// division
module division(input clk, input rst, input start, input [31:0] dividendo, divisor,
                output [31:0] cociente, residuo, output done);
reg [31:0] shift_register;
reg [31:0] pre_divisor;
reg [31:0] cont;
reg idle;                       
reg done_r;                     
reg [15:0] resta, pre_cocido, res, cocido;
always @ (posedge clk) begin
  done_r <= 1'b0;
  if (rst) begin
    idle = 1'b1;
  end else if (idle) begin
    if (start) begin
      cont = 32'b0;
      shift_register = {8'b0, dividendo[15:0]};
      pre_cocido = 16'b0;
      pre_divisor = divisor;
      shift_register = shift_register << 1;
      cont = cont + 1'b1;
      idle = 1'b0;
    end
  end else begin
    if (cont < 5'd17) begin
      if (shift_register[31:16] < pre_divisor[15:0]) begin
        pre_cocido = pre_cocido << 1;
      end else begin
        resta = shift_register[31:16] - pre_divisor[15:0];
        pre_cocido = pre_cocido << 1;
        pre_cocido[0] = 1'b1;
        shift_register[31:16] = resta;
      end
      shift_register = shift_register << 1;
      cont = cont + 1'b1;
    end else begin
      cocido = pre_cocido;
      res = shift_register[31:16]>>1;
      idle = 1'b1;
      done_r <= 1'b1;
    end
  end
end
assign cociente = {16'b0, cocido};
assign residuo = {16'b0, res};
assign done = done_r;
endmodule
Size: ~480 cells after synthesis, ~130 flip-flops, roughly 130 I/O pins, about 0.0062 mm^2 of cells after synthesis.
Settings: LEC_CHECK=0, CAP_MARGIN=15, CELL_PAD_IN_SITES_DETAIL_PLACEMENT=1, CELL_PAD_IN_SITES_GLOBAL_PLACEMENT=3, CORE_ASPECT_RATIO=0.72, CORE_MARGIN=2, CORE_UTILIZATION=40, GPL_TIMING_DRIVEN=0, HOLD_SLACK_MARGIN=-0.1, MIN_ROUTING_LAYER=met2, SLEW_MARGIN=25; clock period 6.57 ns.
run.sh (not shown) runs the stock make flow with config.mk's settings and CLKGATE_MAP_FILE=.
The baseline finished clean.
Then changed:
- ABC_AREA: not set -> 1
- CAP_MARGIN: 15 -> 20
- CELL_PAD_IN_SITES_DETAIL_PLACEMENT: 1 -> not set
- CELL_PAD_IN_SITES_GLOBAL_PLACEMENT: 3 -> not set
- CORE_ASPECT_RATIO: 0.72 -> not set
- CTS_CLUSTER_DIAMETER: not set -> 95
- HOLD_SLACK_MARGIN: -0.1 -> not set
- MIN_ROUTING_LAYER: met2 -> not set
- SETUP_SLACK_MARGIN: not set -> 0.04
- SLEW_MARGIN: 25 -> 20
- clock period: 6.57 -> 2.94 ns (I/O delays scaled with it)
The new run produced a clean layout.
Critical path depth does not change.
Final area increases by about 12%.
Non-clock buffer count came out lower by 3.
Worst setup slack is worse by 2.7 ns.


Starting RTL as in the previous note.
Settings: LEC_CHECK=0, ABC_AREA=0, CAP_MARGIN=0, CELL_PAD_IN_SITES_DETAIL_PLACEMENT=2, CELL_PAD_IN_SITES_GLOBAL_PLACEMENT=3, CORE_MARGIN=4, CORE_UTILIZATION=56, CTS_CLUSTER_DIAMETER=233, CTS_CLUSTER_SIZE=98, GPL_TIMING_DRIVEN=1, HOLD_SLACK_MARGIN=0.18, MAX_ROUTING_LAYER=met4, PLACE_DENSITY_LB_ADDON=0.05, SETUP_SLACK_MARGIN=0.86, SLEW_MARGIN=20; clock period 3.96 ns.
The first run failed in 3_1_place_gp_skip_io on FLW-0024.
Edit:
- CAP_MARGIN: 0 -> 30
- CELL_PAD_IN_SITES_DETAIL_PLACEMENT: 2 -> not set
- CELL_PAD_IN_SITES_GLOBAL_PLACEMENT: 3 -> not set
- CORE_MARGIN: 4 -> 2
- CORE_UTILIZATION: 56 -> 65
- CTS_CLUSTER_SIZE: 98 -> not set
- GPL_TIMING_DRIVEN: 1 -> not set
- HOLD_SLACK_MARGIN: 0.18 -> not set
- MAX_ROUTING_LAYER: met4 -> not set
- PLACE_DENSITY_LB_ADDON: 0.05 -> 0.09
- SETUP_SLACK_MARGIN: 0.86 -> not set
- clock period: 3.96 -> 4.9 ns (I/O delays scaled with it)
=> The changed run completed without violations; synthesized area is unchanged; synthesized cell count is unchanged; die area shrinks by about 20%.
Edit:
- CORE_UTILIZATION: 65 -> 72
- HOLD_SLACK_MARGIN: not set -> -0.09
- SETUP_SLACK_MARGIN: not set -> 0.28
Fmax decreases slightly.
Power went down by a few percent.
Synthesized cell count stays the same.
Area after synthesis stays the same.
Final area decreases slightly.
Global-route usage goes up by 7.0 points.
Critical path depth does not change.
Final cell count drops by a few percent.
Routed wire length climbs by about a fifth.
Utilization went up by 8.7 points.
Edit:
- CORE_UTILIZATION: 72 -> 70
- HOLD_SLACK_MARGIN: -0.09 -> not set
- PLACE_DENSITY_LB_ADDON: 0.09 -> not set
- SETUP_SLACK_MARGIN: 0.28 -> 0.51
- clock period: 4.9 -> 2.63 ns (I/O delays scaled with it)
Sequential power rises by well over a third; via count rises by a few percent; clock power grows by well over a third; total power rose by well over a third; area after synthesis is unchanged; setup slack loses 1800 ps.


## main
Starting RTL as in the previous note.
export LEC_CHECK = 0
export ABC_AREA = 1
export CAP_MARGIN = 20
export CORE_ASPECT_RATIO = 0.5
export CORE_MARGIN = 2
export CORE_UTILIZATION = 72
export CTS_CLUSTER_DIAMETER = 373
export CTS_CLUSTER_SIZE = 100
export PLACE_DENSITY = 0.37
export SETUP_SLACK_MARGIN = 0.56
export SLEW_MARGIN = 20
export TNS_END_PERCENT = 5
create_clock -name core_clock -period 4.78 [get_ports {clk}]
What the feature branch does differently from main at the input level:
Settings: SETUP_SLACK_MARGIN: 0.56 -> unset; CTS_CLUSTER_SIZE: 100 -> 99; CTS_CLUSTER_DIAMETER: 373 -> 353; CORE_ASPECT_RATIO: 0.5 -> unset; PLACE_DENSITY: 0.37 -> 0.6; the clock period (ns, I/O delays scaled along): 4.78 -> 2.74.
==> comparison <==
The feature branch finished every stage and its layout cleared the timing, design-rule and antenna checks.
In the flow results for main and the feature branch, the smallest setup slack after layout is larger on main.
In the feature branch relative to main, overall routed net length had gone down by more than 10%.
Cmp the feature branch vs main: number of fill cells higher in the feature branch
Looking at portion of total power attributed to the clock network, the feature branch sits 1.6 points lower than main does.
Compared with main, the feature branch shows x dimension of the die that has gone down by more than a quarter.
Standard cell with the maximum stage delay on the critical path = sky130_fd_sc_hd__nor4_1: main; standard cell with the maximum stage delay on the critical path = sky130_fd_sc_hd__fa_1: the feature branch
Re total power: main was lower than the feature branch.


division again, from the RTL that the note above started with.
==> flow/config.mk <==
export PLATFORM = sky130hd
export DESIGN_NAME = division
export DESIGN_NICKNAME = division
export VERILOG_FILES = /design/flow/design.v
export SDC_FILE = /design/flow/constraint.sdc
export NUM_CORES = 4
export LEC_CHECK = 0
export CAP_MARGIN = 20
export CELL_PAD_IN_SITES_GLOBAL_PLACEMENT = 2
export CORE_ASPECT_RATIO = 0.7
export CORE_MARGIN = 3
export CORE_UTILIZATION = 60
export GPL_ROUTABILITY_DRIVEN = 0
export MIN_ROUTING_LAYER = met1
export SETUP_SLACK_MARGIN = 0.95
export SLEW_MARGIN = 35
==> flow/constraint.sdc <==
create_clock -name core_clock -period 3.25 [get_ports {clk}]
set_input_delay 0.6500 -clock core_clock [delete_from_list [all_inputs] [get_ports {clk}]]
set_output_delay 0.6500 -clock core_clock [all_outputs]
set_load 0.01 [all_outputs]
The first run failed in global placement on GPL-0301.
==> next run, changes <==
Settings changed: CELL_PAD_IN_SITES_GLOBAL_PLACEMENT 2 to default, CORE_ASPECT_RATIO 0.7 to default, CORE_MARGIN 3 to 2, CORE_UTILIZATION 60 to 66, GPL_ROUTABILITY_DRIVEN 0 to default, MIN_ROUTING_LAYER met1 to default, PLACE_DENSITY from default to 0.6, SETUP_SLACK_MARGIN 0.95 to default, SLEW_MARGIN 35 to 20.
Clock period 3.25 ns to 3.73 ns, I/O delays scaled along.
After rerunning: This time the run completed with no timing, DRC or antenna violations. Synthesized cell count does not change. Die area fell by 12%. Area after synthesis does not change.
==> next run, changes <==
Settings changed: CORE_UTILIZATION 66 to 72.
Clock period 3.73 ns to 4.04 ns, I/O delays scaled along.
The changed run completed with no timing, DRC or antenna violations.
Clock skew stays flat.
Cell area climbs slightly.
Core utilization is higher by 9.7 points.
Clock power came out higher by a little under a tenth.
==> next run, changes <==
Settings changed: CORE_UTILIZATION 72 to 58, CTS_CLUSTER_SIZE from default to 21.
Clock period 4.04 ns to 5.13 ns, I/O delays scaled along.
Wire length goes down by 21%.
Global-route usage went down by 10 points.
Area after synthesis stays the same.
Non-clock buffer count goes down by 2.
Worst setup slack is better by 1200 ps.
Utilization went down by 19 points.
Cell count increases by 4.0%.
==> next run, changes <==
Settings changed: ABC_AREA from default to 1, CORE_UTILIZATION 58 to 68, CTS_CLUSTER_SIZE 21 to default, SETUP_SLACK_MARGIN from default to 0.61.
Clock period 5.13 ns to 2.46 ns, I/O delays scaled along.
What happened:
- Now the flow completed and failed the layout checks on negative setup slack
- clock-buffer cell count is unchanged
- maximum frequency went up by 16%
- critical path depth came out lower by 1
- worst hold slack is better by 23 ps
- sequential share of layout area shrinks by 11 points


division again, from the RTL that the note above started with.
Settings: LEC_CHECK=0, ABC_AREA=1, CAP_MARGIN=20, CORE_MARGIN=2, CORE_UTILIZATION=58, CTS_CLUSTER_DIAMETER=354, CTS_CLUSTER_SIZE=21, HOLD_SLACK_MARGIN=0.29, PLACE_DENSITY=0.6, SLEW_MARGIN=20; clock period 5.13 ns.
The baseline finished clean.
==> next run, changes <==
- CORE_UTILIZATION: 58 -> 40
- CTS_CLUSTER_DIAMETER: 354 -> default
- CTS_CLUSTER_SIZE: 21 -> default
- GPL_TIMING_DRIVEN: default -> 0
- HOLD_SLACK_MARGIN: 0.29 -> default
- PLACE_DENSITY: 0.6 -> default
- clock period: 5.13 -> 2.94 ns (I/O delays scaled with it)
Worst hold slack gets worse by 0.0080 ns; die area grows by well over a third; count of clock-buffer cells in the layout came out lower by 7; power goes up by well over a third; sequential share of layout area came out lower by 2.7 points; cell area grows by a few percent; combinational power went up by well over a third; worst setup slack is worse by 2.1 ns; non-clock buffer count climbs by 45.
==> next run, changes <==
- ABC_AREA: 1 -> default
- CTS_CLUSTER_DIAMETER: default -> 281
- CTS_CLUSTER_SIZE: default -> 98
- GPL_TIMING_DRIVEN: 0 -> default
- PLACE_DENSITY: default -> 0.6
- TNS_END_PERCENT: default -> 15
- clock period: 2.94 -> 10.0 ns (I/O delays scaled with it)
- non-clock buffer count goes down by 45
- routed wire length goes down by 26%
- total power goes down by 71%
- setup slack is better by 5.3 ns
- global-route usage goes down by 2.9 points
- synthesized cell count goes down by 37%
- critical path depth goes down by 1
- sequential power goes down by 71%
- via count goes down by 29%
==> next run, changes <==
- CORE_UTILIZATION: 40 -> 70
- CTS_CLUSTER_DIAMETER: 281 -> default
- CTS_CLUSTER_SIZE: 98 -> default
- TNS_END_PERCENT: 15 -> default
- clock period: 10.0 -> 4.42 ns (I/O delays scaled with it)
Effect:
- The new run produced a clean layout
- setup slack loses 4.4 ns
- total power goes up by about 130%
- die area is lower by about 40%
- non-clock buffer count goes up by 1
- global-route usage grows by 12 points
- clock-buffer cell count shrinks by 9
- design area goes down by 1.2%
- clock power rises by about 120%
- via count went up by about 7.5%
- cell count is lower by 11%
- wire length rises by 10%


Starting RTL as in the previous note.
make LEC_CHECK=0 ABC_AREA=1 CAP_MARGIN=20 CORE_MARGIN=2 CORE_UTILIZATION=72 CTS_CLUSTER_SIZE=74 PLACE_DENSITY_LB_ADDON=0.26 SETUP_SLACK_MARGIN=0.66 SLEW_MARGIN=20 finish   # period 2.61 ns
The first run never finished: it broke off in 5_1_grt on DPL-0038.
==> next run, changes <==
ABC_AREA = not set   (was 1)
CTS_CLUSTER_SIZE = 40   (was 74)
PLACE_DENSITY_LB_ADDON = not set   (was 0.26)
SETUP_SLACK_MARGIN = 0.71   (was 0.66)
clock period = 2.46 ns   (was 2.61 ns; I/O delays follow)
After rerunning: With this change the flow stopped in 4_1_cts; area after synthesis came out lower by about 12%; die area came out lower by about 11%; synthesized cell count came out lower by about 37%.


## build 21
The RTL this note starts from:
==> flow/design.v <==
module division(input clk, input rst, input start, input [31:0] dividendo, divisor,
                output [31:0] cociente, residuo, output done);
reg [31:0] shift_register;
reg [31:0] pre_divisor;
reg [31:0] cont;
reg idle;                       
reg done_r;                     
reg [15:0] resta, pre_cocido, res, cocido;
always @ (posedge clk) begin
  done_r <= 1'b0;
  if (rst) begin
    idle = 1'b1;
  end else if (idle) begin
    if (start) begin
      cont = 32'b0;
      shift_register = {8'b0, dividendo[15:0]};
      pre_cocido = 16'b0;
      pre_divisor = divisor;
      shift_register = shift_register << 1;
      cont = cont + 1'b1;
      idle = 1'b0;
    end
  end else begin
    if (cont < 5'd17) begin
      if (shift_register[31:16] < pre_divisor[15:0]) begin
        pre_cocido = pre_cocido << 1;
      end else begin
        resta = shift_register[31:16] - pre_divisor[15:0];
        pre_cocido = pre_cocido << 1;
        pre_cocido[0] = 1'b1;
        shift_register[31:16] = resta;
      end
      shift_register = shift_register << 1;
      cont = cont + 1'b1;
    end else begin
      cocido = pre_cocido;
      res = shift_register[31:16]>>1;
      idle = 1'b1;
      done_r <= 1'b1;
    end
  end
end
assign cociente = {16'b0, cocido};
assign residuo = {16'b0, res};
assign done = done_r;
endmodule
clock: 3.96 ns
lec_check: 0
abc_area: 0
cap_margin: 0
cell_pad_in_sites_global_placement: 3
core_margin: 4
core_utilization: 26
cts_cluster_diameter: 233
gpl_timing_driven: 0
hold_slack_margin: 0.18
place_density_lb_addon: 0.05
slew_margin: 20
The following lists how build 98 was set up differently from build 21:
Settings: changing CORE_MARGIN from 4 to 2; changing CORE_UTILIZATION from 26 to 63; removing CELL_PAD_IN_SITES_GLOBAL_PLACEMENT (formerly 3); removing HOLD_SLACK_MARGIN (formerly 0.18); removing PLACE_DENSITY_LB_ADDON (formerly 0.05); changing CAP_MARGIN from 0 to 30; removing GPL_TIMING_DRIVEN (formerly 0); changing the clock period (ns, I/O delays scaled along) from 3.96 to 2.47.
==> results <==
Delta (build 98 minus build 21): met3 layer wire length in the routed design lost about 34%; core utilization grew by 45 points; wire length down 2100 um. The lower number of cells traversed by the worst register-to-register path came out of build 21. A critical path launch point of pre_divisor[0]$_DFFE_PP_ is what build 98 shows, while idle$_SDFF_PP1_ belongs to build 21.
#### Input delta (build 40 over build 98)
Settings: a change of CORE_UTILIZATION from 63 to 70; an added CTS_CLUSTER_SIZE of 98; a change of CORE_MARGIN from 2 to 4; a change of the clock period (ns, I/O delays scaled along) from 2.47 to 4.9.
==> results <==
- Build 40 finished all stages; the layout is clean.
- Of build 40 and build 98, it is build 40 that has the lower worst slack on hold paths.
- In the reports for build 40 and build 98, the larger core area belongs to build 98.
- Combinational share of power came out lower on build 40 than on build 98.
- Taking build 98 as the reference point, the share of final layout cell area taken by non-clock buffers of build 40 falls by 1.8 points.
- Looking at global-route usage over all layers, build 40 sits 2.9 points higher than build 98 does.
## Diff of input files: build 50 against build 40
Settings: swapping 4 for 2 in CORE_MARGIN; swapping 98 for 44 in CTS_CLUSTER_SIZE; putting SETUP_SLACK_MARGIN at 0.73 where nothing was set; swapping 4.9 for 2.47 in the clock period (ns, I/O delays scaled along).
### Flow results
- Compared with build 40, die outline area in build 50 decreased by a little under 10%.
- Taking build 40 as the reference, in build 50 placement-stage worst setup slack shrank by 1.54 ns, placer's final routability congestion estimate grew by 3.1%, distinct cell type count of the synthesized netlist held steady.
- Build 50 vs build 40 — number of cells in the design after placement climbed slightly
- Build 50: DPL-0038 in clock tree synthesis (4_1_cts) -> run aborted
- [compare] base=build 40 new=build 50: share of cell area taken by muxes after synthesis has remained practically unchanged, initial standard-cell utilization of the core has remained practically unchanged, total placed instance area has increased, number of port buffers has remained practically unchanged.


RTL: the design.v shown in full above, as it stands there.
Settings: LEC_CHECK=0, ABC_AREA=1, CAP_MARGIN=20, CORE_MARGIN=2, CORE_UTILIZATION=70, CTS_CLUSTER_SIZE=74, PLACE_DENSITY=0.61, SETUP_SLACK_MARGIN=0.35, SLEW_MARGIN=20; clock period 2.61 ns.
Then changed:
- ABC_AREA: 1 -> not set
- CORE_UTILIZATION: 70 -> 40
- CTS_CLUSTER_SIZE: 74 -> not set
- PLACE_DENSITY: 0.61 -> 0.6
- SETUP_SLACK_MARGIN: 0.35 -> not set
- clock period: 2.61 -> 4.42 ns (I/O delays scaled with it)
- The changed run passed the timing, design-rule and antenna checks
- design area decreases by 12%
- power decreases by 48%
- worst setup slack improved by 0.88 ns
Then changed:
- clock period: 4.42 -> 10.0 ns (I/O delays scaled with it)
Outcome: Via count climbs slightly. Hold slack gets better by 0.011 ns. Synthesized area does not change.
Then changed:
- SETUP_SLACK_MARGIN: not set -> 1.24
- clock period: 10.0 -> 4.42 ns (I/O delays scaled with it)
The new run finished with timing, DRC and antenna clean.
Final area grows by 0.75%.
Global-route usage grows by 0.15 points.
Worst hold slack degrades by 0.0085 ns.
Clock skew barely changes.
Power is estimated from default activity; no workload was simulated.
